[design/flow/run.sh]
#!/bin/bash
# the make line also repeats each setting of config.mk as NAME=value (left out here)
make -C /OpenROAD-flow-scripts/flow DESIGN_CONFIG=/design/flow/config.mk WORK_HOME=/design/flow/orfs CLKGATE_MAP_FILE= finish
[design/flow/config.mk]
export PLATFORM = sky130hd
export DESIGN_NAME = UART_Top_Module
export DESIGN_NICKNAME = UART_Top_Module
export VERILOG_FILES = /design/flow/design.v
export SDC_FILE = /design/flow/constraint.sdc
export NUM_CORES = 4
export LEC_CHECK = 0
export ABC_AREA = 1
export CAP_MARGIN = 20
export CORE_MARGIN = 2
export CORE_UTILIZATION = 72
export CTS_CLUSTER_DIAMETER = 379
export CTS_CLUSTER_SIZE = 10
export SETUP_SLACK_MARGIN = 0.35
export SLEW_MARGIN = 20
[design/flow/constraint.sdc]
create_clock -name core_clock -period 1.98 [get_ports {clk}]
set_input_delay 0.3960 -clock core_clock [delete_from_list [all_inputs] [get_ports {clk}]]
set_output_delay 0.3960 -clock core_clock [all_outputs]
set_load 0.01 [all_outputs]
[design/flow/design.v]
`timescale 1ns / 1ps
module fifo
(
 input we,  
 input re,
 input clk,
 input rst,
 input [7:0] data_in,
 output full,
 output reg [7:0] data_o,
 output  empty
);
integer i;
reg [4:0] pr,pw;
reg [7:0] mem [31:0];
assign empty = (pw == pr);
assign full  = ((pw + 5'd1) == pr);
 always@(posedge clk )
begin
 if(!rst)
  begin
   pr<=5'd1;
   pw<=5'd1;
   for(i=0;i<=31;i=i+1)
    begin
      mem[i]<=8'b0;
    end
  end
else
begin
  if(re&&!empty)
   begin
     data_o<=mem[pr];
     pr<=pr+5'd1;
   end
  if(we&&!full )
   begin
     mem[pw]<=data_in;
     pw<=pw+5'd1;
   end
end
end
endmodule
`timescale 1ns / 1ps
module UART_User_interface(
input [7:0]data_in,
input [2:0]addr,
input wr_en,
input rd_en,
input rst,
input clk,
input fifo_full,
output reg [7:0]AXI_data_out,
output reg [7:0]data_fifo,
output reg fifo_wr_en,
output     [7:0]reg_array0,
output     [7:0]reg_array1,
output     [7:0]reg_array3,
output     [7:0]reg_array4
    );
 reg [7:0] mem [0:7];
assign reg_array0=mem[0];    
assign reg_array1=mem[1];    
assign reg_array3=mem[3];    
assign reg_array4=mem[4];    
always @ (posedge clk) begin
 if (!rst) begin
   mem[0] <= 8'b0;
   mem[1] <= 8'b0;
   mem[2] <= 8'b0;
   mem[3] <= 8'b0;
   mem[4] <= 8'b0;
   mem[5] <= 8'b0;
   mem[6] <= 8'b0;
   mem[7] <= 8'b0;
   AXI_data_out <= 8'b0;
   data_fifo <= 8'b0;
   fifo_wr_en <= 1'b0;
    end
 else begin
   if (wr_en) 
      begin
       mem[addr] <= data_in;
       AXI_data_out <= 0;
         if (addr== 3'b000&& !fifo_full && reg_array3[7] == 0)
         begin                              
            fifo_wr_en <= 1'b1;             
            data_fifo <= data_in;
            mem[5] <= 8'b11111101;
         end 
         else 
         begin
            mem[5]<= 8'b11111111;
            fifo_wr_en <= 1'b0;
            data_fifo <= 8'b0;
         end  
   end	  
   else if (rd_en) begin
	       AXI_data_out <= mem[addr];
	       fifo_wr_en <= 1'b0;
   end
   else begin
	      AXI_data_out <= 0;
	      fifo_wr_en <= 1'b0;
	      mem[5]<= 8'b11111111;
   end	 
 end
end
endmodule
`timescale 1ns / 1ps
module c_div
(
input control,               
input clk_cpu,               
input rst,
input [7:0] tx,              
input [7:0] rate,            
output reg baud_clock,       
output reg baud_tick         
);
reg [15:0] value_rate;
reg  [22:0] int_counter;
reg generate_clk;
always @( posedge clk_cpu)
begin
	if (!rst)
		begin
         value_rate <=16'b0;
		 int_counter <= 0;
	     baud_clock <=1;
         generate_clk <= 0;
         baud_tick <= 0;
		end
    else if (control) begin
         value_rate <= {rate,tx};
         generate_clk <= 1;
         baud_tick <= 0;
    end
    else if (generate_clk) begin
	      if (int_counter == ((value_rate/2)))   
		     begin
		      int_counter <= 0;
		      baud_clock <= ~baud_clock;
		      baud_tick <= ~baud_clock;
		      end
	      else begin
		      int_counter <= int_counter + 1;
		      baud_tick <= 0;
	      end
          end
    else begin
             value_rate <= 16'b0;
		     int_counter <= 0;
	         baud_clock <=1;
	         baud_tick <= 0;
         end
end
endmodule
`timescale 1ns / 1ps
module Process(
    input LCR0,                            
    input LCR1,
    input LCR2,                            
    input LCR3,                            
    input LCR4,                           
    input LCR5,
    input [7:0] data_in,  
    input fifo_empty,                      
    input clk,
    input reset,
    input tx_ready,                       
    output reg  fifo_read,                
    output reg [8:0] data_out,  
    output reg  [3:0] data_length,
    output reg [1:0] num_stop_bit,     
    output reg data_out_active         
    );
 reg  [3:0] data_in_length ;
 reg [7:0] data;
 reg [2:0] state;
 reg [2:0] next_state;
 reg parity;
 parameter  IDLE = 1'b0;
 parameter  data_processing = 1'b1;
always @(posedge clk)
begin
  if (reset==0)  state<= IDLE;
  else           state<= next_state;
end
always @*
 begin
   data_out_active =  0;
   data_out =0;
   num_stop_bit =0;
   data_length =0;
   fifo_read = 0;
   data = 0;
   data_in_length = 0;
   parity = 0;
   next_state = IDLE;
   case (state)
   IDLE:
     begin
    if ( fifo_empty == 0 && tx_ready)   
       begin                            
      fifo_read = 1;                     
     next_state = data_processing ;
       end
 end
data_processing:
    begin
    data_out_active=1;
 case({LCR0,LCR1})               
      2'b00:   begin data_in_length =5; data = {3'b000, data_in[4:0]}; end
      2'b01:   begin data_in_length =6; data = {2'b00,  data_in[5:0]}; end
      2'b10:   begin data_in_length =7; data = {1'b0,   data_in[6:0]}; end
      default: begin data_in_length =8; data = data_in;               end
 endcase
 parity = (^data) ^ LCR5;
     if (LCR3==1)
 begin
      data_length = data_in_length + 4'd1 ;
      data_out = {1'b0,data} | ({8'b0,parity} << data_in_length) ;
     end
 else
      begin
      data_length =  data_in_length;
      data_out = {1'b0,data};
      end
 case (LCR2)                             
 1'b0:    num_stop_bit=2'b01;    
 default: begin
        case({LCR0,LCR1})
        2'b00:   num_stop_bit=2'b10 ;     
        default: num_stop_bit= 2'b11 ;    
        endcase
     end
endcase
    if(!tx_ready)
       next_state=  IDLE;
    else
       next_state=  data_processing ;
    end
 default: begin
    next_state = IDLE;
 end
endcase
 end
endmodule
`timescale 1ns / 1ps
module transmitter(
    input [8:0] data_in,           
    input [1:0] num_stop_bit,
    input reset,
    input [3:0] data_length,            
    input MCR1,                   
    input clk,                   
    input baud_tick,             
    input data_valid ,            
    input n_CTS ,
    output reg  serial_data_out,
    output reg  n_RTS,                       
    output reg  tx_done,          
    output tx_ready              
    );
  reg  [9:0] data;
  reg [13:0] clk_counter;
  reg [3:0] length;
  reg [3:0] bit_counter;  
  reg start_transmit;
  reg tx;
  assign tx_ready = !tx_done;
always @(posedge clk)
 begin
   if (!reset) begin
        data <= 0;
        length <= 0;
        clk_counter <=0;
        bit_counter <= 0;
        n_RTS <= 1;
        tx_done <=0;
        serial_data_out <= 1;
        tx <=1;
       end
   else if (!baud_tick) begin
   end
   else if (data_valid && MCR1 && tx && !n_CTS) begin
         data <= {data_in[8:0],1'b0};      
         length <= data_length;
         bit_counter <= 0;
         tx_done <= 0;
         n_RTS <= 1;    
         tx <=0;
   end 
  else if ( MCR1 && !tx)begin
    n_RTS <= 0;   
    if (bit_counter <= length) begin
       if (clk_counter == 15) begin              
          clk_counter <=  0;                     
          bit_counter <= bit_counter + 1;
          serial_data_out <= data[0];
          data <= {1'b0,data[9:1]};
          end
       else  begin
          serial_data_out <= data[0];
          clk_counter <= clk_counter +1;
        end      
     end
    else begin
     n_RTS <= 0;
        case (num_stop_bit)
      2'b01: begin
           if (clk_counter == 15)begin             
             clk_counter <=  0;
             tx_done <= 1;
             tx<=1;       
             serial_data_out <= 1;
              end
           else  begin
             serial_data_out <=1;
             clk_counter <= clk_counter +1;            
           end
       end
      2'b10:begin                         
           if (clk_counter == 23)begin            
             clk_counter <=  0;
             tx_done <= 1;
             tx<=1;     
             serial_data_out <=1;
              end
           else  begin
             clk_counter <= clk_counter +1;
              serial_data_out <=1;              
              end         
       end
    2'b11:begin
           if (clk_counter == 31)begin             
             clk_counter <=  0;
             tx_done <= 1;
             tx<=1;      
             serial_data_out <=1;
              end
           else  begin
             clk_counter <= clk_counter +1;
             serial_data_out <=1;             
              end         
      end
    default begin
           if (clk_counter == 15)begin             
             clk_counter <=  0;
             tx_done <= 1;
             tx<=1;         
             serial_data_out <=1;
              end
           else  begin
             clk_counter <= clk_counter +1; 
             serial_data_out <=1;            
              end       
     end
     endcase
    end    
 end
 else begin
       data <= 0;
       length <= 0;
       clk_counter <=0;
       bit_counter <= 0;
       n_RTS <= 1;
       tx_done <=0;
       serial_data_out <= 1;
       tx <= 1;
 end 
end
endmodule
`timescale 1ns / 1ps
module UART_Top_Module(
input clk,                      
input rst,                      
input [7:0] data_in,            
input wr_en,rd_en,              
input [2:0] address,            
output  [7:0]data_o,            
output  serial_data_out,        
output  n_RTS,                  
output  tx_done,                
input   n_CTS                 
);
wire b1;
wire [7:0]b2;
wire b3;
wire [7:0]ar0;
wire [7:0]ar1;
wire [7:0]ar3;
wire [7:0]ar4;
wire e1, e2;
wire [8:0]e3;
wire [1:0]e4;
wire [3:0]e5;
wire e6;
wire c1, c3;
wire [7:0]c2;
wire  d1, d2;
assign tx_done = e6;
 UART_User_interface UI1 ( .clk(clk), .rst(rst),
  .wr_en(wr_en), .rd_en(rd_en), .data_in(data_in)
  , .addr(address), .fifo_full(b1),
  .data_fifo(b2), .fifo_wr_en(b3), .AXI_data_out(data_o),
  .reg_array0(ar0), .reg_array1(ar1), .reg_array3(ar3)
  , .reg_array4(ar4)
  );
  fifo F1( .clk(clk), .rst(rst),
  .we(b3), .data_in(b2), .re(c1),
  .full(b1), .data_o(c2), .empty(c3));
  c_div CD1( .rst(rst),
  .clk_cpu(clk), .tx(ar0), .rate(ar1), .control(ar3[7]),
  .baud_clock(d1), .baud_tick(d2));
  Process pr(
  .clk(clk), 
  .reset(rst),
  .data_in(c2), 
  .fifo_empty(c3), 
  .tx_ready(e1),
  .LCR0(ar3[0]), 
  .LCR1(ar3[1]),
  .LCR2(ar3[2]),
  .LCR3(ar3[3]),
  .LCR4(ar3[4]),
  .LCR5(ar3[5]),
  .fifo_read(c1), 
  .data_out_active(e2),
  .data_out(e3), 
  .num_stop_bit(e4),
  .data_length(e5));
  transmitter TX(  .reset(rst),
  .data_valid(e2), .data_in(e3), .num_stop_bit(e4), .data_length(e5), .MCR1(ar4[1]), .clk(clk), .baud_tick(d2),
  .serial_data_out(serial_data_out), .n_RTS(n_RTS), .tx_done(e6),.tx_ready(e1),.n_CTS(n_CTS));
 endmodule
==> summary.txt, run 1 <==
This note records the results obtained with Yosys and OpenROAD.

Outcome
The flow ran to the end, but the layout failed its checks. Failing layout checks were recorded as setup timing.

Pwr
The final power report lists total power as 27930 uW. In this run, the clock network consumes 31.0% of the power. Cell internal power was estimated by the tool at 17430 uW. The sequential power is ~11000 uW.

Combinational power for this build is 8720 uW. The script extracted a net switching power of 10510 uW. The areal power density over the cells is 1078 nW/um2.

The worst-case IR drop observed on VDD is 0.001127 V. The main power-consuming group is sequential cells. The analysis attributes to cell leakage a power of 0.009041 uW. The switching part of the total is 37.61%. Per report_power, the Clock row totals about 8700 uW. The combinational group share of total power is 31.2%.

Sequential cells burn 37.8% of the power.

Floorplanning
The area of the core region is between 20000 and 30000 um2. The effective utilization at floorplan is 72.78%. According to the floorplan report, the die width is 171.1 um.

The report lists the number of standard-cell rows as 61. The area enclosed by the die boundary is 29280 um2. Measured along the y axis, the die boundary spans about 170 um. The number of placed I/O pins is 27.

Place
The number of buffer cells added on primary ports is 26. At the end of routability-driven placement, the weighted congestion stood at between 0.9 and 1. In the placement report, post-DP HPWL is listed as 35050 um. OpenSTA, run right after detailed placement, puts the worst setup slack at -0.2326 ns.

The post-detailed-placement cell area is 22220 um2.

Hold path
The worst hold path belongs to the class in -> reg. The startpoint of the lowest-slack hold path is rst. The worst hold path terminates at F1.pr[0]$_SDFFE_PN1P_.

The cell count of the worst hold path is 3.

Setup path
The worst register-to-register path ends at F1.mem[24][2]$_SDFFCE_PN0P_. The critical path start-end classification is reg -> reg. The family of cells with the greatest summed delay on the critical path is simple AND/OR/NAND/NOR gates.

The worst setup path startpoint is F1.pw[0]$_SDFFE_PN1N_. The worst reg-to-reg setup slack is -0.84 ns. The data required time of the critical path is 2.27 ns. The critical path goes through ha_4, inv_1, nand2_2, nand2_2, nor2_1, nor2_2, nand3_2, nand2_4, nor2_8, buf_12, buf_8, nand3_4, nor2_1. The report puts the cell count of the worst reg-to-reg path at 13. The peak fanout along the critical path is 6. The logic depth of the worst setup path including buffers is 13. The worst setup path is launched from a flip-flop. The capture point of the worst path is F1.mem[24][2]$_SDFFCE_PN0P_. The reg-to-reg startpoint is F1.pw[0]$_SDFFE_PN1N_.

The worst setup path is captured at a flip-flop. The worst path arrival time is 3.12 ns. The standard cell with the maximum stage delay on the critical path is sky130_fd_sc_hd__nor2_1. Among all stages on the critical path, the maximum delay recorded is 0.57 ns.

Together, buffers and inverters on the worst path number 3.

STA
From the final report, the count of setup violators was given as 562. The portion of the clock cycle consumed by the worst path in the final layout is 142.6%. For reference, the final report shows the hold violation count at 0.

Setup repair after global routing could not meet its margin everywhere. In the post-route analysis, the smallest setup slack over all paths is -0.8442 ns. After layout, the minimum clock period comes to 2.824 ns. The headroom to the max-slew limit is 32.10%.

Summed over all failing endpoints, the final setup total negative slack is -230.12 ns. The worst-margin pin slew is 1.018 ns. The largest clock skew in the final design is 0.02200 ns. The achievable frequency is 0.3541 GHz. The max-slew violation total from the final report is 0.

Detailed routing
The iteration tally of the first detailed-router pass is 11. The detailed router placed 20971 vias in this run. Per the post-route antenna check, the number of violating nets is 0.

The routed design has 89000 um of wire. The number of DRC markers after the initial detailed-route iteration is approximately 5400. The DRC violations left is 0. Per the detail_route report, routed wire per instance is 32.91 um. The average vias per placed instance is roughly 7.8.

Yosys
The Yosys step of the flow raised 5 warnings. The most used flip-flop cell after synthesis is sky130_fd_sc_hd__edfxtp_1. The synthesis report gives the async set-or-reset register share as 0%. The main area contributors are sky130_fd_sc_hd__edfxtp_1 49%, sky130_fd_sc_hd__nor2_1 11%, sky130_fd_sc_hd__dfxtp_1 11%. The largest total area in the synthesized netlist belongs to sky130_fd_sc_hd__edfxtp_1. By count the netlist is led by 568 x sky130_fd_sc_hd__nor2_1, 328 x sky130_fd_sc_hd__edfxtp_1, 274 x sky130_fd_sc_hd__nand2_1. The simple logic cell fraction of the synthesized area is 22.49%. Counting every net in the synthesized netlist gives 2142.

In this run, the synthesized area fraction spent on xor and xnor cells is recorded as 1.699%. The synthesized cell area is roughly 20000 um2. The post-synthesis sequential area ratio is 59.53%. The distinct cell type count of the synthesized netlist is around 41. The cell-mix breakdown from Yosys lists the compound-gate area share as 10.58%. Of the post-synthesis cell area, the part taken by muxes is 0%. The yosys synthesis chip area is 20110 um2. Per the post-synthesis stats, the area per cell is between 9 and 10 um2. For reference, the top logic cell family by area is simple AND/OR/NAND/NOR gates. The synthesis stats list as the most numerous cell sky130_fd_sc_hd__nor2_1. Counting flops with a built-in enable in the synthesized netlist gives 328.

In this run, synthesis produced a sequential element count of 434. The area fraction in full adders, half adders and majority gates is less than 1%. Of the post-synthesis cell area, the dominant cell type holds 48.98%. In the synthesized netlist, the number of instances is 2110.

In the Yosys report the total cell count is between 2000 and 2500.

Flow run
Across the run, the number of max-cap violations was 0. The tool warning count is 37.

Clocking
TritonCTS built the clock tree. The number of levels the H-tree was split into is 2. The number of buffers added by the clock tree synthesis step is 49. The register clock-pin slew on the reported worst setup and hold paths is 0.07 ns. Looking at the clock tree report, the root buffer type is sky130_fd_sc_hd__clkbuf_16. The report puts the hold buffer count at CTS at 0. The clock reaches the later pin of the worst-skew pair after 0.59 ns. The maximum clock insertion buffer count is 3. The clock sink count is 434.

Layout
The finished design was reported to have a net count of 2327. The summed area of non-filler cells in the final layout is 25910 um2. The area growth from synthesis to final layout is 28.86%.

Global routing
Global routing consumed, over all layers together, 49.98% of the routing resources. The global route stage reports its total congestion overflow as 0. The wire length of the first global-routing pass is ~110000 um. The number of global-route vias before repair is 18688. Entering global routing, the biggest net connects around 51 pins. The number of antenna violations at the first check in global routing is 10.
==> metal layers <==
| metal | wire length (um) | up-vias | GRT usage [%] |
|---|---|---|---|
| li1 | - | 7603 | - |
| met1 | 24470 | 9187 | 57.80 |
| met2 | 36390 | 2973 | 78.66 |
| met3 | 15900 | 1208 | 14.85 |
| met4 | 12250 | 0 | 38.17 |
| met5 | 0 | - | 0 |
==> per-stage QoR <==
step	util, %	cells	hold WS (ns)
after CTS	91.59	2691	0.3057
after detailed placement	80.43	2554	0.4561
after global placement	80.43	2554	0.4414
after floorplan	-	2110	0.4145
after global routing	93.74	2699	0.3974
final	93.79	2704	0.4253
==> cell type report <==
| type | instances | area [um2] |
|---|---|---|
| clock buffers | 74 | 1320 |
| repair buffers | 249 | 2708 |
| clock inverters | 3 | 26.28 |
| well taps | 378 | 473.0 |
| diodes | 5 | 12.51 |
| multi-input cells | 1443 | 8905 |
| fillers | 786 | 1717 |
| flip-flops and latches | 434 | 12000 |
| inverters | 118 | 464.2 |
==> repair_timing <==
action | in CTS | in global routing
endpoints found under the setup margin | 616 | 620
setup buffers | 49 | 8
gates cloned | 11 | 0
gates resized | 324 | 137
pin swaps | 64 | 12
==> run 2: changes to the inputs <==
CELL_PAD_IN_SITES_DETAIL_PLACEMENT = 2   (was not set)
CELL_PAD_IN_SITES_GLOBAL_PLACEMENT = 0   (was not set)
CORE_MARGIN = 9   (was 2)
CORE_UTILIZATION = 60   (was 72)
CTS_CLUSTER_DIAMETER = 295   (was 379)
CTS_CLUSTER_SIZE = 40   (was 10)
GPL_TIMING_DRIVEN = 0   (was not set)
HOLD_SLACK_MARGIN = -0.05   (was not set)
PLACE_DENSITY_LB_ADDON = 0.29   (was not set)
SETUP_SLACK_MARGIN = not set   (was 0.35)
SLEW_MARGIN = 0   (was 20)
TNS_END_PERCENT = 65   (was not set)
clock period = 2.92 ns   (was 1.98 ns; I/O delays follow)
==> summary.txt, run 2 <==
The following summarizes the physical implementation.

Floorplanning
In this run the standard cell core region covers 32780 um2. The number of placement rows is 66. Before placement the cells fill 61.34% of the core. The vertical die dimension reported for this design is 201.1 um. The die covers ~40000 um2. Measured along the x axis, the die boundary spans 201.1 um. The number of placed I/O pins is 27.

Yosys
The register bit total from synthesis is 434. The top cell type's share of synthesized area is roughly half. A synthesized cell averages 9.530 um2.

In the synthesized netlist, the cells that appear most often are 568 x sky130_fd_sc_hd__nor2_1, 328 x sky130_fd_sc_hd__edfxtp_1, 274 x sky130_fd_sc_hd__nand2_1. The number of cells reported by Yosys stat comes to 2110. The number of synthesis warnings is 5. Counting flops with a built-in enable in the synthesized netlist gives roughly 330. Per the synthesis report, the simple-gate share of the synthesized area is 22.49%. The proportion of synthesized area in mux cells is 0%. Per Yosys stat, the portion of area used by sequential elements is between 50% and 60%. The area fraction in full adders, half adders and majority gates is 0.9955%. The most repeated cell in the gate-level netlist after synthesis is sky130_fd_sc_hd__nor2_1. The top cell type by total area after synthesis is sky130_fd_sc_hd__edfxtp_1. Post-synthesis, Yosys gives the total cell area as slightly above 20000 um2. In this run, the synthesized area fraction spent on AND-OR/OR-AND gates is recorded as 10.58%. For this run, the leading register cell type out of synthesis is sky130_fd_sc_hd__edfxtp_1.

The number of nets handed over by synthesis was 2142. For reference, the top cells by area after synthesis are sky130_fd_sc_hd__edfxtp_1 49%, sky130_fd_sc_hd__nor2_1 11%, sky130_fd_sc_hd__dfxtp_1 11%. After Yosys synthesis, XOR and XNOR cells account for about 1.7% of the synthesized area. The distinct cell type count of the synthesized netlist is 41. The synthesis run identifies the leading combinational cell family as simple AND/OR/NAND/NOR gates.

In the synthesized netlist the async set-or-reset flop fraction comes to 0%. Synthesis handed over a netlist of 2110 instances. In this run the cell area of the synthesized design comes to roughly 20000 um2.

Outcome
The flow stopped in detailed placement. The first error in the log reads "Error: detail_place.tcl, 38 bad optional access". The flow did not finish.

Place
The number of buffer cells added on primary ports is 23. After its last routability iteration, the placer logged a weighted congestion of 1.008.
==> run 2: metrics by stage <==
| stage | area (um2) | total power (uW) | instances |
|---|---|---|---|
| floorplan | 20110 | 9197 | 2110 |
| global placement | 20890 | 10580 | 2575 |
==> run 3: changes to the inputs <==
ABC_AREA = not set   (was 1)
CELL_PAD_IN_SITES_DETAIL_PLACEMENT = not set   (was 2)
CELL_PAD_IN_SITES_GLOBAL_PLACEMENT = not set   (was 0)
CORE_MARGIN = 2   (was 9)
CORE_UTILIZATION = 68   (was 60)
CTS_CLUSTER_DIAMETER = not set   (was 295)
CTS_CLUSTER_SIZE = not set   (was 40)
GPL_TIMING_DRIVEN = not set   (was 0)
HOLD_SLACK_MARGIN = not set   (was -0.05)
PLACE_DENSITY_LB_ADDON = not set   (was 0.29)
SLEW_MARGIN = 20   (was 0)
TNS_END_PERCENT = not set   (was 65)
clock period = 3.93 ns   (was 2.92 ns; I/O delays follow)
==> summary.txt, run 3 <==
This note records the results obtained with Yosys and OpenROAD.

Clocking
Buffers inserted during clock tree synthesis total 44. As reported, the later end of the worst-skew pair has a clock insertion delay of 0.54 ns. In the CTS report, the clock slew at the register clock pins of the worst setup and hold paths is listed as 0.06 ns. The number of buffers inserted to repair setup after CTS is 0. No sink is reached through more buffers than the 3 on the longest clock path.

The buffer type at the clock tree root is sky130_fd_sc_hd__clkbuf_16. TritonCTS built the clock tree. The number of gates resized after CTS was 0. The clock sink count is between 400 and 500. The quantity of hold-fixing buffers added after cts is 0. The number of levels the H-tree was split into is 2.

Setup path
The data required time reported for the critical path is 4.07 ns. The peak fanout along the critical path is 13. In this design, the stage delay of the slowest critical-path cell is around 0.93 ns.

The endpoint identified for the worst register-to-register timing path is F1.mem[30][6]$_SDFFCE_PN0P_. The combined buffer and inverter count along the critical path is 1. The worst setup path startpoint is F1.pw[0]$_SDFFE_PN1N_. The worst path arrival time is 3.56 ns.

The standard cell with the maximum stage delay on the critical path is sky130_fd_sc_hd__o311ai_4. STA classifies the critical path startpoint as a flip-flop. The family of cells with the greatest summed delay on the critical path is AND-OR/OR-AND gates. The reg-to-reg startpoint is F1.pw[0]$_SDFFE_PN1N_. The setup path with the least slack is of type reg -> reg. In this run the worst setup path terminates at F1.mem[30][6]$_SDFFCE_PN0P_. The worst reg-to-reg setup slack is approximately 0.51 ns. The critical path capture point type is a flip-flop. For reference, the critical path cell chain is inv_1, ha_1, xnor2_1, nand3_1, o311ai_4, o21ai_0. Counting buffers and inverters, the worst setup path is 6 cells deep. Logic depth along the worst register-to-register path is recorded as 6.

Detailed routing
The antenna diode instance count is 0. In the final routed layout, each cell accounts on average for between 20 and 25 um. For this run, the detailed router's first-pass iteration total came to 8. The antenna violation net count after detailed routing is 0.

For this run, design rule violations remaining after detail routing come to 0. In this run, the number of DRC markers left after iteration 0 of detailed routing was 1255. For this run, the detailed router reports a per-instance via density of between 6 and 7. Summing over every cut layer, the via total after detailed routing is 12022. Per the detailed-route log, wirelength across all metal layers totals 43700 um.

Floorplanning
The number of placed I/O pins is 27. The area enclosed by the die boundary is 30940 um2. The die outline height is 175.9 um. The effective utilization at floorplan is between 60 and 70%. The area of the core region is 28940 um2. The number of placement rows is roughly 62. The die width is 175.9 um.

Global routing
Per the GRT congestion report, total overflow comes to 0. Entering global routing, the biggest net connects 69 pins. The number of antenna violations at the first check in global routing is 0. The aggregate global-route resource usage is 29.39%. The first global-routing pass estimated 68580 um of wire. The number of global-route vias before repair is 11948.

Place
The post-detailed-placement cell area is between 20000 and 25000 um2. The routability congestion estimate from global placement is 0.8382. The placed wire-length estimate after detailed placement is between 20000 and 30000 um.

Port buffering added 26 buffers. Including well taps, the total number of placed cells is 1847.

Flow run
The max-cap violation count is 0. The tool warning count is 34.

Pwr
For the combinational group, total power comes out at 1730 uW. The switching component of the power is approximately 2700 uW. The worst-case IR drop observed on VDD is 0.0003677 V. Of the total power, the clock network draws a little under two fifths. The internal portion of total power is 8324 uW. Net switching is 24.40% of the power. The sequential cell fraction of total power is 47.6%. The main power-consuming group is sequential cells. Combinational logic burns ~16% of the power. The sequential power reported by the tool is 5240 uW. The script extracted a total leakage power of 0.007807 uW. The clock group power is 4040 uW.

The areal power density over the cells is roughly 500 nW/um2.

Yosys
The synthesized cell area is 20090 um2. The synthesis stat section lists a flop and latch total of approximately 430. In the synthesized netlist, mux cells make up between 10% and 20% of the area. sky130_fd_sc_hd__edfxtp_1 is the most common cell in the netlist. The distinct cell type count of the synthesized netlist is 63. For reference, the top logic cell family by area is simple AND/OR/NAND/NOR gates. The number of synthesized flops with an enable pin is 328. The yosys synthesis chip area is 20090 um2. For this design, Yosys synthesis ends with a cell count of approximately 1500. After synthesis, the cell types taking the most area are sky130_fd_sc_hd__edfxtp_1 49%, sky130_fd_sc_hd__mux4_2 11%, sky130_fd_sc_hd__dfxtp_1 11%. In this run, the synthesized area fraction spent on and/or/nand/nor cells is recorded as roughly 16%. Counting flops with an async set or reset pin after synthesis yields a share of 0%. The top cell type's share of synthesized area is 49.02%. For this run, the number of Yosys warnings is 5. The average size of a mapped cell is 13.55 um2. The synthesized netlist devotes 0.9964% of its cell area to adder and majority cells. The xor/xnor share of the synthesized area is 3.438%.

The post-synthesis sequential area ratio is around 60%. After synthesis, the most frequently instantiated cells are 328 x sky130_fd_sc_hd__edfxtp_1, 315 x sky130_fd_sc_hd__and2_1, 106 x sky130_fd_sc_hd__dfxtp_1. For reference, compound AND-OR and OR-AND cells occupy 5.275% of the area reported after synthesis.

Per the synth stats, the flop cell with the highest instance count is sky130_fd_sc_hd__edfxtp_1. After technology mapping, the gate count stands at 1483. Of all cell types, the one taking the most synthesized area is sky130_fd_sc_hd__edfxtp_1. The number of nets handed over by synthesis was 1515.

Hold path
The cell count of the worst hold path is 2. The sink of the worst hold path is TX.length[3]$_SDFFE_PN0P_. The class of the most critical hold timing path is reg -> reg. The startpoint of the lowest-slack hold path is TX.length[3]$_SDFFE_PN0P_.

STA
The final critical-path required period is roughly 3.4 ns. The final count of hold timing violations is 0. The worst slack on hold paths is 0.4667 ns. Setup repair after global routing left no endpoint under its margin.

The final timing summary puts the cycle share of the worst path at 87.06%. Pins over their slew limit in the final report were tallied at 0. The largest clock skew in the final design is 0.01589 ns. The flow reports an fmax of 0.2923 GHz. Per the slew report, the remaining headroom to the max-slew limit stands at approximately 28%.

In the final timing run, aggregate negative setup slack is 0 ns. The final timing report counts setup violations totalling 0. At the pin with the least slew margin, the transition time is 1.066 ns.

Layout
The number of nets in the layout is 1542. The summed area of non-filler cells in the final layout is 22140 um2. The finished layout holds 1927 standard cells, fillers aside. Per the run report, area growth between synthesis and finish was 10.20%.

Outcome
The run finished with no timing, DRC or antenna violations.
==> run 3: layer usage <==
layer  vias to the layer above  global-route usage [%]  wire (um)
met5                         -                       0          0
met4                         0                   10.26       1303
met3                        88                   5.173       3163
met2                       458                   47.65      21180
met1                      5971                   40.80      18060
li1                       5505                       -          -
==> run 3: area by class of cell <==
| class | count | area, um2 |
|---|---|---|
| clock inverters | 20 | 151.4 |
| inverters | 18 | 67.56 |
| multi-input cells | 939 | 7621 |
| well taps | 384 | 480.5 |
| repair buffers | 73 | 605.6 |
| flip-flops and latches | 434 | 11980 |
| fillers | 1805 | 6794 |
| clock buffers | 59 | 1239 |
==> run 3: stage by stage <==
stage | worst slack [ns] | power (uW) | util (%)
after floorplan | 1.107 | 6621 | -
after global placement | 0.7000 | 7045 | 71.70
after detailed placement | 0.5249 | 7071 | 71.70
after CTS | 0.4908 | 11050 | 76.50
after global routing | 0.3782 | 11330 | 76.52
final | 0.5086 | 11010 | 76.52
==> run 4: changes to the inputs <==
ABC_AREA = 1   (was not set)
CAP_MARGIN = 40   (was 20)
CELL_PAD_IN_SITES_DETAIL_PLACEMENT = 0   (was not set)
CELL_PAD_IN_SITES_GLOBAL_PLACEMENT = 0   (was not set)
CORE_UTILIZATION = 72   (was 68)
CTS_CLUSTER_DIAMETER = 295   (was not set)
CTS_CLUSTER_SIZE = 15   (was not set)
GPL_TIMING_DRIVEN = 1   (was not set)
HOLD_SLACK_MARGIN = 0.29   (was not set)
PLACE_DENSITY_LB_ADDON = 0.29   (was not set)
clock period = 1.98 ns   (was 3.93 ns; I/O delays follow)
==> summary.txt, run 4 <==
This note records the results obtained with Yosys and OpenROAD.

Layout
The count of placed standard cells in the final layout, fillers left out is ~2600. The number of nets in the layout is around 2300. The layout filler cell count is 1119.

Per the run report, area growth between synthesis and finish was 21.71%.

Hold path
STA lists the startpoint of the worst hold path as CD1.baud_clock$_SDFFE_PN1P_. In the hold timing report, the worst path depth is 1. The class of the most critical hold timing path is reg -> reg.

Hold analysis lists the worst path endpoint as CD1.baud_tick$_SDFF_PP0_.

Global routing
Entering global routing, the biggest net connects 66 pins. The number of global-route vias before repair came to roughly 17000. In the global route stage, overall resource usage came out at about 40%. The overall overflow remaining after global route is 0.

The number of antenna violations at the first check in global routing is 1. The wire length of the first global-routing pass is around 90000 um.

Pwr
The areal power density over the cells is a little under 1000 nW/um2. Of the total power, combinational logic draws 28.6%. The combinational power reported by the tool is 6910 uW.

The clock network consumes a total of 6750 uW. The internal power of the cells totals 15750 uW. The maximum resistive drop on vdd is 0.0009663 V. The clock network is responsible for 28.0% of the overall power. The group that draws the most power in this run is sequential cells. The sequential power is roughly 11000 uW.

The switching component of the power is roughly 8400 uW. The sequential cell fraction of total power is a little over two fifths. The switching part of the total is a little over a third. The static power due to leakage is 0.008556 uW.

Clocking
The report puts the hold buffer count at CTS at 0. Looking at the clock tree report, the H-tree level count equals 2. The clock network latency to the later pin of the worst-skew pair is between 0.5 and 0.6 ns.

The number of buffers added by the clock tree synthesis step is 34. TritonCTS built the clock tree. In this run the clock root is driven by a sky130_fd_sc_hd__clkbuf_16. In the CTS report, the clock slew at the register clock pins of the worst setup and hold paths is listed as 0.09 ns.

The clock sink count is about 430. The maximum clock insertion buffer count is 3.

Yosys
The post-synthesis instance total is between 2000 and 2500. Of all flip-flops after synthesis, the portion carrying an async set or reset was 0%. The number of synthesized flops with an enable pin is approximately 330. After synthesis the netlist holds a flip-flop and latch count of 434. For reference, the top logic cell family by area is simple AND/OR/NAND/NOR gates. Of the total synthesized cell area, the portion taken by XOR and XNOR cells is 1.699%. The yosys synthesis chip area is approximately 20000 um2.

The synthesized cell area is about 20000 um2. The post-synthesis cell count from yosys is 2110. The top cell type by total area after synthesis is sky130_fd_sc_hd__edfxtp_1. The area fraction in full adders, half adders and majority gates is 0.9955%.

The average size of a mapped cell is 9.530 um2. Measured against the total synthesized area, the mux share comes to 0%. In this run, distinct cell masters in the synthesized netlist total around 40. In this run, the synthesized area fraction spent on AND-OR/OR-AND gates is recorded as 10.58%. The commonest cells after synthesis are 568 x sky130_fd_sc_hd__nor2_1, 328 x sky130_fd_sc_hd__edfxtp_1, 274 x sky130_fd_sc_hd__nand2_1.

The post-synthesis sequential area ratio is 59.53%. The prevailing post-synth register cell is sky130_fd_sc_hd__edfxtp_1. The main area contributors are sky130_fd_sc_hd__edfxtp_1 49%, sky130_fd_sc_hd__nor2_1 11%, sky130_fd_sc_hd__dfxtp_1 11%. The simple logic cell fraction of the synthesized area is 22.49%. The top cell type's share of synthesized area is 48.98%.

For this run the top cell type by instance count after synthesis was sky130_fd_sc_hd__nor2_1. The net count of the mapped netlist is 2142. The number of synthesis warnings is 5.

Floorplanning
In this run the vertical extent of the chip is 171.1 um. The area of the core region is 27630 um2. In this run the horizontal extent of the chip is around 170 um. During I/O placement, the number of pins put on the boundary was 27.

The die covers 29280 um2. In this run the core area contains 61 standard-cell rows. The initial utilization of the core area, before any placement, comes to 72.78%.

Outcome
The reasons given for failing layout checks are setup timing. The flow ran to the end, but the layout failed its checks.

Setup path
The worst register-to-register path has a depth of 12. The largest individual stage delay along the critical path comes from the cell sky130_fd_sc_hd__dfxtp_4. The longest incremental delay of any stage on the critical path is reported as about 0.40 ns. The critical path start-end classification is reg -> reg. OpenSTA lists the critical path endpoint as F1.mem[23][1]$_SDFFCE_PN0P_. All stages included, the depth of the critical timing path comes to 12. In this run the critical register-to-register path is launched from F1.pw[1]$_SDFFE_PN0N_. The worst setup path startpoint is F1.pw[1]$_SDFFE_PN0N_. In this run the register-to-register setup slack is -0.62 ns.

Per the timing report, the biggest fanout along the worst path comes to 8. The cell family contributing the most delay on the critical path is simple AND/OR/NAND/NOR gates. The critical path capture point type is a flip-flop. The combined buffer and inverter count along the critical path is 2.

The worst path arrival time is 2.92 ns. In this run the critical path is formed by ha_4, nand2_4, o21ai_2, o21ai_2, xor2_1, nand3_2, nand2_4, nor2_8, buf_12, nand3_4, buf_8, nor2_1. In this run the critical register-to-register path is captured at F1.mem[23][1]$_SDFFCE_PN0P_. The critical path launch point type is a flip-flop.

The required time at the worst endpoint is listed as 2.29 ns.

STA
The max-slew violation total from the final report is 0. The achievable frequency is approximately 0.38 GHz. The worst path uses 131.5% of the clock period.

The total negative slack is -153.69 ns. The worst-margin pin slew is 0.8441 ns. The final timing report lists clock skew as 0.02458 ns. The setup slack of the critical path after layout is -0.6242 ns. The final count of hold timing violations is 0. Setup repair after global routing could not meet its margin everywhere.

Counting I/O delays and the setup requirement, the final critical path takes 2.604 ns. The headroom to the max-slew limit is 43.73%. The total of endpoints with negative setup slack in the final report is 536.

Detailed routing
The DRC violation total left in the routed layout is recorded as 0. The average vias per placed instance is 6.959. The number of DRC markers after the initial detailed-route iteration is between 3000 and 4000. The final wirelength is 69040 um. Dividing the detail-routed wire length by the instance count gives 26.10 um. The pre-antenna-repair detailed-routing pass consisted of 10 iterations. The via count of the routed design is between 15000 and 20000. Per the post-route antenna check, the number of violating nets is 0.

Place
During placement, the flow inserted port buffers numbering 26. The worst slack after detailed placement is -0.2404 ns. According to the dpl log, the detail-placed design has an HPWL of 35320 um. The number of cells after detailed placement is 2565. The routability congestion estimate from global placement is 0.9950.

Flow run
The number of maximum-capacitance violations recorded for the run is 0. Summing over the stages, the warning tally comes to 35.
==> run 4: timing repair <==
item | 4_1_cts | 5_1_grt
pin swaps | 6 | 28
cloned | 2 | 5
buffers inserted | 8 | 14
endpoints found under the hold margin | 0 | 0
resized | 50 | 289
endpoints found under the setup margin | 555 | 580
==> run 4: final cells by class <==
class / instances / area, um2 / area share (%)
sequential: 434 / 11990 / 49.00
multi-input combinational: 1444 / 8339 / 34.07
timing repair buffer: 215 / 2222 / 9.079
clock buffer: 55 / 993.5 / 4.059
tap: 378 / 473.0 / 1.932
inverter: 118 / 451.7 / 1.846
antenna: 1 / 2.502 / 0.01022
==> run 4: stage by stage <==
| stage | hold WS, ns | instance area [um2] | util (%) | power (uW) |
|---|---|---|---|---|
| 2_1_floorplan | 0.4145 | 20390 | - | 13600 |
| 3_3_place_gp | 0.4310 | 22070 | 79.89 | 15420 |
| 3_5_place_dp | 0.4521 | 22080 | 79.92 | 15650 |
| 4_1_cts | 0.4066 | 23390 | 84.67 | 22050 |
| 5_1_grt | 0.4604 | 24470 | 88.57 | 24400 |
| 6_report | 0.4505 | 24470 | 88.58 | 24140 |
==> run 4: routing by layer <==
layer / vias up / GRT usage [%] / routed length (um)
met5: - / 0 / 12
met4: 2 / 23.77 / 6336
met3: 621 / 8.559 / 10490
met2: 1913 / 66.13 / 31180
met1: 8386 / 49.39 / 21020
li1: 7485 / - / -
==> run 5: changes to the inputs <==
ABC_AREA = 0   (was 1)
CAP_MARGIN = 0   (was 40)
CORE_UTILIZATION = 54   (was 72)
CTS_CLUSTER_SIZE = not set   (was 15)
HOLD_SLACK_MARGIN = not set   (was 0.29)
clock period = 1.46 ns   (was 1.98 ns; I/O delays follow)
==> summary.txt, run 5 <==
This note records the results obtained with Yosys and OpenROAD.

Outcome
The run finished, with violations left. The report lists the violated layout checks as setup timing.

Pwr
Dividing total power by cell area gives a power density of 1239 nW/um2. Net switching is 24.91% of the power. Per the OpenROAD power report, switching power amounts to a little under 8000 uW. The main power-consuming group is sequential cells. The share of total power dissipated in combinational logic is around 20%. The internal portion of the total power is 23990 uW. The clock group power is around 11000 uW. The combinational-cell power consumption is 6410 uW. Registers are responsible for 44.3% of the overall power.

Per report_power, the Sequential row totals 14100 uW. The static power due to leakage is 0.009461 uW. The analysis reports a worst IR drop on VDD of 0.001298 V. The flow reports that the clock network draws between 30% and 40% of the design power.

Hold path
Hold analysis shows the worst path with a depth of 4. In the hold report, the worst path ends at pr.state[0]$_DFF_P_. The startpoint of the lowest-slack hold path is rst.

The class of the most critical hold timing path is in -> reg.

Setup path
The critical path start-end classification is reg -> reg. The worst setup path startpoint is F1.pr[0]$_SDFFE_PN1P_. The cell repeated most along the worst path is sky130_fd_sc_hd__mux4_2. The worst reg-to-reg setup slack is -0.81 ns.

The family of cells with the greatest summed delay on the critical path is multiplexers. The endpoint of the worst register-to-register path is F1.data_o[0]$_DFFE_PP_. Listed in order, past its start point the critical path passes buf_6, buf_12, mux4_2, mux4_2, mux2_2. The capture point of the worst path is F1.data_o[0]$_DFFE_PP_. Per the post-run analysis, buffers plus inverters along the critical path come to 2. The worst path arrival time is 2.61 ns. The standard cell with the maximum stage delay on the critical path is sky130_fd_sc_hd__mux4_2.

The reg-to-reg startpoint is F1.pr[0]$_SDFFE_PN1P_. In this run the number of cells on the critical path is 5. STA classifies the critical path startpoint as a flip-flop. For this run, the slowest stage of the critical path takes 0.52 ns. The peak fanout along the critical path is 7.

The data required time of the critical path is 1.80 ns. The critical path capture point type is a flip-flop. The depth of the worst register-to-register path is 5.

Detailed routing
For this run, design rule violations remaining after detail routing come to 0. 0 antenna diodes ended up in the layout. The antenna violation net count after detailed routing is 0.

For this run, the detailed router reports a per-instance via density of 5.844. The number of DRC markers after the initial detailed-route iteration is 1264. The iteration tally of the first detailed-router pass is 8. Detailed routing inserted a total of 13255 vias.

The final wirelength is 50360 um. The average detailed-routed wire length per instance is 22.21 um.

Yosys
The synthesized cell area is roughly 20000 um2. By count the netlist is led by 328 x sky130_fd_sc_hd__edfxtp_1, 315 x sky130_fd_sc_hd__and2_1, 106 x sky130_fd_sc_hd__dfxtp_1. The synthesis stat section lists a flop and latch total of between 400 and 500. The most repeated cell in the gate-level netlist after synthesis is sky130_fd_sc_hd__edfxtp_1. The largest combinational cell category by area is simple AND/OR/NAND/NOR gates.

The proportion of synthesized area in mux cells is 11.86%. The top cell type's share of synthesized area is 49.02%. The post-synthesis sequential area ratio is 59.58%. The yosys synthesis chip area is approximately 20000 um2. The average size of a mapped cell is 13.55 um2. The simple logic cell fraction of the synthesized area is 16.36%. Warnings reported by Yosys during synthesis add up to 5. Sorting the synthesized cells by area gives the leading types as sky130_fd_sc_hd__edfxtp_1 49%, sky130_fd_sc_hd__mux4_2 11%, sky130_fd_sc_hd__dfxtp_1 11%. The number of nets in the synthesized netlist is around 1500. For this design, Yosys synthesis ends with a cell count of 1483. The prevailing post-synth register cell is sky130_fd_sc_hd__edfxtp_1. Per the post-synthesis report, the number of cells in the design is 1483. The fraction of synthesis flops using an asynchronous set or reset pin is 0%.

Yosys mapped the design onto 63 distinct sky130hd cell types. After Yosys synthesis, full adders, half adders and majority gates account for less than 1% of the synthesized area. The xor/xnor share of the synthesized area is 3.438%. Summing the areas of all compound-gate instances in the mapped netlist gives 5.275% of the synthesized area. Sorting the Yosys area breakdown by cell type puts at the top sky130_fd_sc_hd__edfxtp_1. The number of synthesized flops with an enable pin is 328.

Global routing
After global routing the overflow that remains totals 0. The number of global-route vias before repair was ~13000. The first global-routing pass estimated 76820 um of wire. The largest net degree at the start of global routing is 34. The aggregate global-route resource usage is 26.39%.

The number of antenna violations at the first check in global routing came to 1.

Flow run
In this run the tools logged warnings totalling 35. The max-cap violation count is 0.

Layout
The final report lists a non-filler cell total of 2268. The layout report lists the multi-input gate area as 8511 um2. The area taken by sequential standard cells is reported as 12000 um2. Relative to the synthesized area, the layout overhead comes to 28.28%. The layout filler cell count is 2359.

Once layout is done, the placed cells without fillers occupy 25770 um2. The final layout contains 1797 nets.

Place
The final weighted congestion recorded by global placement is ~0.83. The number of buffer cells added on primary ports is 26. According to the dpl log, the detail-placed design has an HPWL of 32920 um. The number of cells after detailed placement is between 2000 and 2500.

In this run the cell area measured after placement is 23340 um2.

Floorplanning
Row generation in the floorplan step produced 70 rows. The effective utilization at floorplan is 54.88%. The area of the core region is 36610 um2.

The floorplan step set the die width to 196.9 um. The die covers 38770 um2. In this run the vertical extent of the chip is ~200 um. The number of placed I/O pins is 27.

STA
Setup violations remaining at the end of the flow were counted as 665. The worst-margin pin slew is 0.4344 ns. The achievable frequency is between 0.4 and 0.5 GHz. The headroom to the max-slew limit is 70.29%. Per the final timing report, the hold violations number 0. The final timing report gives a worst setup slack of -0.8114 ns. Setup repair after global routing could not meet its margin everywhere. The max-slew violation total from the final report is 0. The routed design could run at a clock period as short as 2.271 ns. The largest clock skew in the final design is 0.01480 ns. The worst path uses 155.6% of the clock period.

Clocking
The buffer type at the clock tree root is sky130_fd_sc_hd__clkbuf_16. According to the CTS report, the clock sink count is 434. The CTS tree is done. For this design, the CTS-stage hold fixing added 0 buffers. The skew report gives the latency at the later pin of the worst-skew pair as 0.59 ns. Looking at the clock tree report, the H-tree level count equals 2. In this run, CTS created clock tree buffers numbering 46. The register clock-pin slew on the reported worst setup and hold paths is 0.06 ns. The maximum clock insertion buffer count is 3.
## run 5: what timing repair did
action                                  in CTS  in global routing
endpoints found under the setup margin     655                703
pin swaps                                   20                 17
cloned                                       5                  3
hold endpoints to repair                     0                  0
setup buffers                               25                 14
resized                                     55                 60
## run 5: layer usage
metal | global-route usage (%) | routed length (um)
met1 | 34.76 | 20190
met2 | 44.78 | 25480
met3 | 3.936 | 3280
met4 | 9.719 | 1417
met5 | 0 | 0
## run 5: per-stage QoR
stage	util [%]	hold WS [ns]	setup TNS [ns]	power, uW	setup WS [ns]
2_1_floorplan	-	0.4177	-376.27	18130	-0.7013
3_3_place_gp	63.76	0.4410	-441.38	19860	-0.8246
3_5_place_dp	63.76	0.4435	-472.82	19970	-0.8436
4_1_cts	69.19	0.3049	-379.69	31870	-0.8017
5_1_grt	70.40	0.3433	-442.40	32900	-0.8528
6_report	70.40	0.3381	-397.59	31950	-0.8114
## run 5: cell type report
type                       count  share of cell area, %
timing repair buffer         325                  12.28
sequential                   434                  46.55
clock inverter                19                 0.7233
inverter                      18                 0.2718
tap                          468                  2.272
clock buffer                  64                  4.884
multi-input combinational    940                  33.02
==> run 6: changes to the inputs <==
ABC_AREA = 1   (was 0)
CAP_MARGIN = 20   (was 0)
CELL_PAD_IN_SITES_DETAIL_PLACEMENT = 1   (was 0)
CELL_PAD_IN_SITES_GLOBAL_PLACEMENT = 1   (was 0)
CORE_MARGIN = 9   (was 2)
CORE_UTILIZATION = 20   (was 54)
CTS_CLUSTER_SIZE = 25   (was not set)
GPL_ROUTABILITY_DRIVEN = 0   (was not set)
HOLD_SLACK_MARGIN = 0.24   (was not set)
MAX_ROUTING_LAYER = met5   (was not set)
PLACE_DENSITY_LB_ADDON = 0.26   (was 0.29)
SETUP_SLACK_MARGIN = 0.37   (was not set)
SLEW_MARGIN = 35   (was 20)
TNS_END_PERCENT = 65   (was not set)
clock period = 2.92 ns   (was 1.46 ns; I/O delays follow)
==> summary.txt, run 6 <==
This note records the results obtained with Yosys and OpenROAD.

STA
The setup slack of the critical path after layout is 0.4368 ns. Setup repair after global routing could not meet its margin everywhere. The achievable frequency is 0.4027 GHz.

The total negative slack is 0 ns. The worst pin sits at a relative slew slack of 34.30%. The final hold violation count recorded for this run is 0. The total of endpoints with negative setup slack in the final report is 0.

Final hold analysis gives a worst-case slack of approximately 0.45 ns. The final critical-path required period is 2.483 ns. The portion of the clock cycle consumed by the worst path in the final layout is 85.04%. The largest clock skew in the final design is between 0.02 and 0.03 ns.

For reference, the final report shows the max-slew violation count at 0. The worst-margin pin slew is 0.9855 ns.

Global routing
The aggregate global-route resource usage is 11.64%. The number of global-route vias before repair is 15707. The first global-routing pass estimated slightly above 100000 um of wire.

Recorded from the global router log, the overflow total was 0. The largest net degree at the start of global routing is 84. The number of antenna violations at the first check in global routing is 1.

Detailed routing
The via count of the routed design is 15144. The wire length recorded after detailed routing is roughly 68000 um. The iteration tally of the first detailed-router pass is 4. The average detailed-routed wire length per instance is 19.64 um. The antenna violation net count after detailed routing is 0.

The antenna diode instance count is 0. For this run, the detailed router reports a per-instance via density of between 4 and 5. The number of DRC markers after the initial detailed-route iteration is 1058. The DRC violations left is 0.

Pwr
The combinational group share of total power is 24.9%. Registers are responsible for approximately half of the overall power. The clock network consumes a total of about 3500 uW. The internal portion of total power is 9310 uW. The switching component of the power is ~4800 uW. The combinational-cell power consumption is 3510 uW.

The main power-consuming group is sequential cells. The flow reports that the clock network draws 24.6% of the design power. The power report puts the leakage power at 0.007641 uW. The power report lists the sequential group at 7110 uW. The switching part of the total is 33.88%. The maximum resistive drop on vdd is approximately 0.00033 V. The flow reported a cell area power density of 600.3 nW/um2.

Yosys
Of the total synthesized cell area, the portion taken by AND-OR and OR-AND cells is about a tenth. The synthesized cell area is 20110 um2. The gate-level netlist out of Yosys references 41 unique cell types. The post-synth count of flops with an enable pin is 328. Per the post-synthesis stats, the area per cell is 9.530 um2. The post-synthesis sequential area ratio is 59.53%. Per the synthesis report, the simple-gate share of the synthesized area is 22.49%. For this design, Yosys synthesis ends with a cell count of 2110. The synthesized instance count is 2110.

The fraction of synthesis flops using an asynchronous set or reset pin is 0%. Yosys reported a register bit count of ~430. The number of synthesis warnings is 5. The main area contributors are sky130_fd_sc_hd__edfxtp_1 49%, sky130_fd_sc_hd__nor2_1 11%, sky130_fd_sc_hd__dfxtp_1 11%.

The top cell type's share of synthesized area is between 40% and 50%. The synthesis report names the predominant flop master as sky130_fd_sc_hd__edfxtp_1. The most repeated cell in the gate-level netlist after synthesis is sky130_fd_sc_hd__nor2_1. For reference, the mux area share after synthesis is 0%. The largest combinational cell category by area is simple AND/OR/NAND/NOR gates.

After Yosys synthesis, full adders, half adders and majority gates account for 0.9955% of the synthesized area. The yosys synthesis chip area is 20110 um2. The xor/xnor share of the synthesized area is 1.699%. The commonest cells after synthesis are 568 x sky130_fd_sc_hd__nor2_1, 328 x sky130_fd_sc_hd__edfxtp_1, 274 x sky130_fd_sc_hd__nand2_1. The net count of the mapped netlist is 2142. The biggest area contributor in the post-synthesis netlist is sky130_fd_sc_hd__edfxtp_1.

Floorplanning
The die outline height is 335.1 um. At the floorplan stage, the core utilization is reported as 20.31%. The die width is around 340 um.

Per the OpenROAD floorplan log, the area of the core is slightly below 100000 um2. The number of placed I/O pins is 27. The die covers 112300 um2. The floorplan has about 120 rows.

Clocking
The register clock-pin slew on the reported worst setup and hold paths is 0.11 ns. Clock tree synthesis found a total of 434 sinks. The CTS tree is done. Per the skew report, the later register of the worst-skew pair sees a clock latency of approximately 0.59 ns. The buffer type at the clock tree root is sky130_fd_sc_hd__clkbuf_16. In this run the deepest clock path goes through 3 buffers. The number of buffers added by the clock tree synthesis step is 21. The number of levels the H-tree was split into is 1.

Place
The placed wire-length estimate after detailed placement is 46710 um. The worst slack after detailed placement is about 0.13 ns. The post-detailed-placement cell area is around 22000 um2.

The placement report lists the number of port buffers as 26. In this run, placement finished with an instance count of 3381.

Setup path
On the critical path the largest part of the delay comes from simple AND/OR/NAND/NOR gates. The logic depth of the worst setup path including buffers is 12. The endpoint of the worst register-to-register path is F1.mem[22][6]$_SDFFCE_PN0P_. STA classifies the critical path startpoint as a flip-flop. For reference, the critical path cell chain is ha_2, nand2_1, o21ai_2, o21ai_2, xor2_1, nand3_2, nand2_4, nor2_8, buf_4, clkbuf_16, nand3_4, nand2_4. Looking at the critical path, the highest net fanout was 10. Along the critical path, the tally of buffer and inverter instances is 2. The data required time of the critical path is 3.21 ns. The standard cell with the maximum stage delay on the critical path is sky130_fd_sc_hd__dfxtp_4. The critical path start-end classification is reg -> reg. The worst setup path startpoint is F1.pw[0]$_SDFFE_PN1N_. The worst register-to-register path has a depth of 12. The worst path arrival time is 2.78 ns. The capture point of the worst path is F1.mem[22][6]$_SDFFCE_PN0P_. The reg-to-reg startpoint is F1.pw[0]$_SDFFE_PN1N_. The critical path capture point type is a flip-flop. The worst reg-to-reg setup slack is between 0.4 and 0.5 ns. The largest single stage delay on the critical path is 0.40 ns.

Layout
The final report lists a non-filler cell total of 3449. The layout report lists the multi-input gate area as 7736 um2. The summed area of non-filler cells in the final layout is 23460 um2. Relative to the synthesized area, the layout overhead comes to 16.65%.

The layout filler cell count is 11387. In the final layout, flip-flops and latches occupy 11990 um2. The number of nets in the layout is 2179.

Hold path
The worst hold path terminates at CD1.baud_tick$_SDFF_PP0_. Counting instances, the worst hold path has a depth of 1. The startpoint of the lowest-slack hold path is CD1.baud_clock$_SDFFE_PN1P_. The class of the most critical hold timing path is reg -> reg.

Flow run
OpenROAD emitted warnings numbering 34. The number of maximum-capacitance violations recorded for the run is 0.

Outcome
The flow ran to the end and the layout has no timing, DRC or antenna violations.
==> run 6: final cells by class <==
cell class	count	area share (%)
inverters	118	1.910
flip-flops and latches	434	51.09
multi-input cells	1455	32.98
repair buffers	117	4.566
well taps	1287	6.865
clock buffers	36	2.480
clock inverters	2	0.1067
==> run 6: per-stage QoR <==
stage	power, uW	util, %
2_1_floorplan	9197	-
3_3_place_gp	10650	22.30
3_5_place_dp	10680	22.31
4_1_cts	14180	23.07
5_1_grt	14820	23.70
6_report	14080	23.70
==> run 6: routing by layer <==
| metal | vias to the layer above | wire (um) | part of all wire (%) | global-route usage (%) |
|---|---|---|---|---|
| met4 | 2 | 1188 | 1.8 | 2.213 |
| met5 | - | 13 | 0.019 | 0 |
| met3 | 56 | 2205 | 3.3 | 1.500 |
| met2 | 186 | 31670 | 47 | 19.50 |
| met1 | 7615 | 32670 | 48 | 16.01 |
| li1 | 7285 | - | - | - |
==> run 6: what timing repair did <==
item	CTS	global route
endpoints found under the setup margin	256	263
cloned	1	13
hold buffers	0	0
resized	35	59
buffers inserted	0	16
pin swaps	0	6
==> run 7: changes to the inputs <==
ABC_AREA = not set   (was 1)
CAP_MARGIN = 40   (was 20)
CELL_PAD_IN_SITES_DETAIL_PLACEMENT = not set   (was 1)
CELL_PAD_IN_SITES_GLOBAL_PLACEMENT = not set   (was 1)
CORE_ASPECT_RATIO = 0.94   (was not set)
CORE_MARGIN = 2   (was 9)
CORE_UTILIZATION = 16   (was 20)
CTS_CLUSTER_DIAMETER = not set   (was 295)
CTS_CLUSTER_SIZE = not set   (was 25)
GPL_TIMING_DRIVEN = 0   (was 1)
HOLD_SLACK_MARGIN = not set   (was 0.24)
MAX_ROUTING_LAYER = not set   (was met5)
MIN_ROUTING_LAYER = met1   (was not set)
PLACE_DENSITY_LB_ADDON = 0.01   (was 0.26)
SETUP_SLACK_MARGIN = not set   (was 0.37)
SLEW_MARGIN = 20   (was 35)
TNS_END_PERCENT = not set   (was 65)
clock period = 6.09 ns   (was 2.92 ns; I/O delays follow)
==> summary.txt, run 7 <==
This note records the results obtained with Yosys and OpenROAD.

Setup path
STA lists the startpoint of the worst register-to-register path as F1.pr[1]$_SDFFE_PN0P_. The cell sequence reported for the critical path is clkdlybuf4s50_1, clkbuf_1, buf_1, mux4_2, mux2i_1, nor2_1. The critical path launch point type is a primary input. The peak fanout along the critical path is 10.

Setup slack on the worst reg-to-reg path comes out at 2.67 ns. The critical path start-end classification is in -> reg. The worst setup path is captured at a flip-flop. The critical path's slowest stage uses the library cell sky130_fd_sc_hd__buf_1. The maximum single-stage delay on the critical path is 0.69 ns.

According to the timing report, the critical path is captured at UI1.AXI_data_out[6]$_SDFF_PP0_. The worst path arrival time is 3.91 ns. The critical path starts at address[0]. The combined buffer and inverter count along the critical path is 3.

Measured in cells, the most critical reg-to-reg path has a length of 7. The logic depth of the worst setup path including buffers is 6. The endpoint identified for the worst register-to-register timing path is F1.data_o[4]$_DFFE_PP_. At the worst endpoint, the required time is between 6 and 7 ns.

On the critical path the largest part of the delay comes from buffers and inverters.

Floorplanning
Per the OpenROAD floorplan log, the width of the die is 369.5 um. Before placement the cells fill about 16% of the core. The number of placement rows is 126. For this design the top-level I/O count stands at 27. The die outline height is 347.6 um. In this run the standard cell core region covers 125000 um2. The area enclosed by the die boundary is between 100000 and 150000 um2.

Yosys
The most frequently used library cell after synthesis is sky130_fd_sc_hd__edfxtp_1. The fraction of synthesis flops using an asynchronous set or reset pin is 0%. After synthesis the cells add up to 20090 um2. The yosys synthesis chip area is ~20000 um2.

The Yosys step of the flow raised 5 warnings. The post-synthesis cell count from yosys is 1483. The xor/xnor share of the synthesized area is 3.438%. The average size of a mapped cell is about 14 um2. The most used flip-flop cell after synthesis is sky130_fd_sc_hd__edfxtp_1. After Yosys synthesis, and, or, nand and nor cells account for 16.36% of the synthesized area. Per the synthesis report, the number of distinct cell types is between 60 and 70.

The register bit total from synthesis is 434. The net count of the mapped netlist is 1515. sky130_fd_sc_hd__edfxtp_1 takes more of the synthesized area than any other cell. The aoi/oai-family share of the synthesized area is 5.275%. The synthesized netlist handed to floorplanning was reported with a cell count of 1483. By area, the combinational part of the netlist is dominated by simple AND/OR/NAND/NOR gates.

Sorting the synthesized cells by how often they occur yields 328 x sky130_fd_sc_hd__edfxtp_1, 315 x sky130_fd_sc_hd__and2_1, 106 x sky130_fd_sc_hd__dfxtp_1. Yosys attributes the largest share of cell area to sky130_fd_sc_hd__edfxtp_1 49%, sky130_fd_sc_hd__mux4_2 11%, sky130_fd_sc_hd__dfxtp_1 11%. The top cell type's share of synthesized area is 49.02%.

The proportion of synthesized area in mux cells is 11.86%. After Yosys synthesis, full adders, half adders and majority gates account for 0.9964% of the synthesized area. The post-synthesis sequential area ratio is 59.58%. Counting flops with a built-in enable in the synthesized netlist gives between 300 and 400.

STA
Subtracting the final worst setup slack from the clock period gives between 3 and 4 ns. The headroom to the max-slew limit is 44.67%. In this build the clock could be raised as far as between 0.2 and 0.3 GHz. Setup total negative slack on the finished layout was measured at 0 ns. For this run, the final setup violation count is recorded as 0. Setup repair after global routing left no endpoint under its margin. Post-route period utilization is reported as 56.29%. The worst-margin pin slew is 0.8268 ns. The most critical hold endpoint after final layout shows a slack of 0.4530 ns. After layout, the setup clock skew is reported as roughly 0.029 ns. The max-slew violation total from the final report is 0. The final count of hold timing violations is 0.

Clocking
The register clock-pin slew on the reported worst setup and hold paths is 0.06 ns. For this design, the CTS-stage hold fixing added 0 buffers. In this run, CTS created clock tree buffers numbering 59. For this design, the sink count on the clock tree is roughly 430. The buffer type at the clock tree root is sky130_fd_sc_hd__clkbuf_16.

Once the clock tree was built, the setup fixing pass inserted 0 buffers. The cell resize tally after clock tree synthesis is 0. In this run the deepest clock path goes through 3 buffers.

At the later pin of the worst-skew pair, clock insertion delay measures between 0.6 and 0.7 ns. The H-tree was split into 2 levels. TritonCTS built the clock tree.

Global routing
The number of global-route vias before repair is around 13000. The first global-routing pass estimated 111500 um of wire. The aggregate global-route resource usage is between 10% and 20%. The largest net degree at the start of global routing is 17.

The total overflow left after global routing is 0. The number of antenna violations at the first check in global routing is 12.

Layout
The area growth from synthesis to final layout is 23.69%. The final layout contains 1658 nets. After routing the design area is 24850 um2. The count of cells in the finished layout, fillers not included, comes to 3349.

Hold path
The class of the most critical hold timing path is reg -> reg. The sink of the worst hold path is TX.n_RTS$_SDFFE_PN1P_. The startpoint of the lowest-slack hold path is TX.n_RTS$_SDFFE_PN1P_.

The cell count of the worst hold path is 1.

Place
Including well taps, the total number of placed cells is between 3000 and 4000. The number of buffer cells added on primary ports is 23. The post-detailed-placement cell area is 22990 um2.

After legalization and detailed placement, the total HPWL measured ~58000 um.

Detailed routing
The first TritonRoute pass finished after 5 iterations. The average vias per placed instance is 3.702. Across all layers, the routed design uses 12399 vias. The number of DRC markers after the initial detailed-route iteration is between 700 and 800. The average detailed-routed wire length per instance is 23.85 um. For this run, design rule violations remaining after detail routing come to 0. Nets still carrying antenna violations after routing amount to 0. Per the detailed-route log, wirelength across all metal layers totals 79890 um.

Pwr
The relative contribution of the clock network to total power is about two fifths. The main power-consuming group is sequential cells. Sequential cells consume a total of 3380 uW. The worst VDD IR drop from the latest analysis is 0.0002063 V. The combinational group share of total power is 17.9%. Summed over all cells, the static leakage comes to 0.008311 uW. The areal power density over the cells is 330.4 nW/um2. The switching part of the total is 28.94%. For the combinational group, total power comes out at 1470 uW. The clock group power is 3370 uW. The sequential cell fraction of total power is about two fifths. The internal portion of total power is between 5000 and 6000 uW. The switching component of the power is 2377 uW.

Flow run
The logs give a warning total of 32. The max-cap violation count is 0.

Outcome
The flow ran to the end and the layout has no timing, DRC or antenna violations.
run 7: routing by layer:
| layer | global-route usage (%) | vias to the layer above | share of wire (%) |
|---|---|---|---|
| met5 | 0 | - | 0 |
| met4 | 3.374 | 0 | 2.2 |
| met3 | 1.941 | 91 | 3.3 |
| met2 | 20.73 | 179 | 48 |
| met1 | 16.99 | 6325 | 47 |
| li1 | - | 5804 | - |
run 7: per-stage QoR:
| stage | setup WS (ns) | util, % | power [uW] |
|---|---|---|---|
| floorplan | 2.835 | - | 4273 |
| global placement | 0.8328 | 17.92 | 4941 |
| detailed placement | 1.804 | 18.39 | 4982 |
| CTS | 2.537 | 19.84 | 8464 |
| global route | 2.326 | 19.86 | 8608 |
| finish | 2.662 | 19.88 | 8212 |
run 7: layout make-up:
cell class              instances  area (um2)
diodes                          8       20.02
repair buffers                 82       790.8
plain buffers                  92       435.4
clock buffers                  92        1702
fillers                     13425      100200
flip-flops and latches        434       11970
multi-input cells             939        7674
inverters                      18       67.56
well taps                    1664        2082
clock inverters                20       108.9
Power and IR drop assume default switching activity.
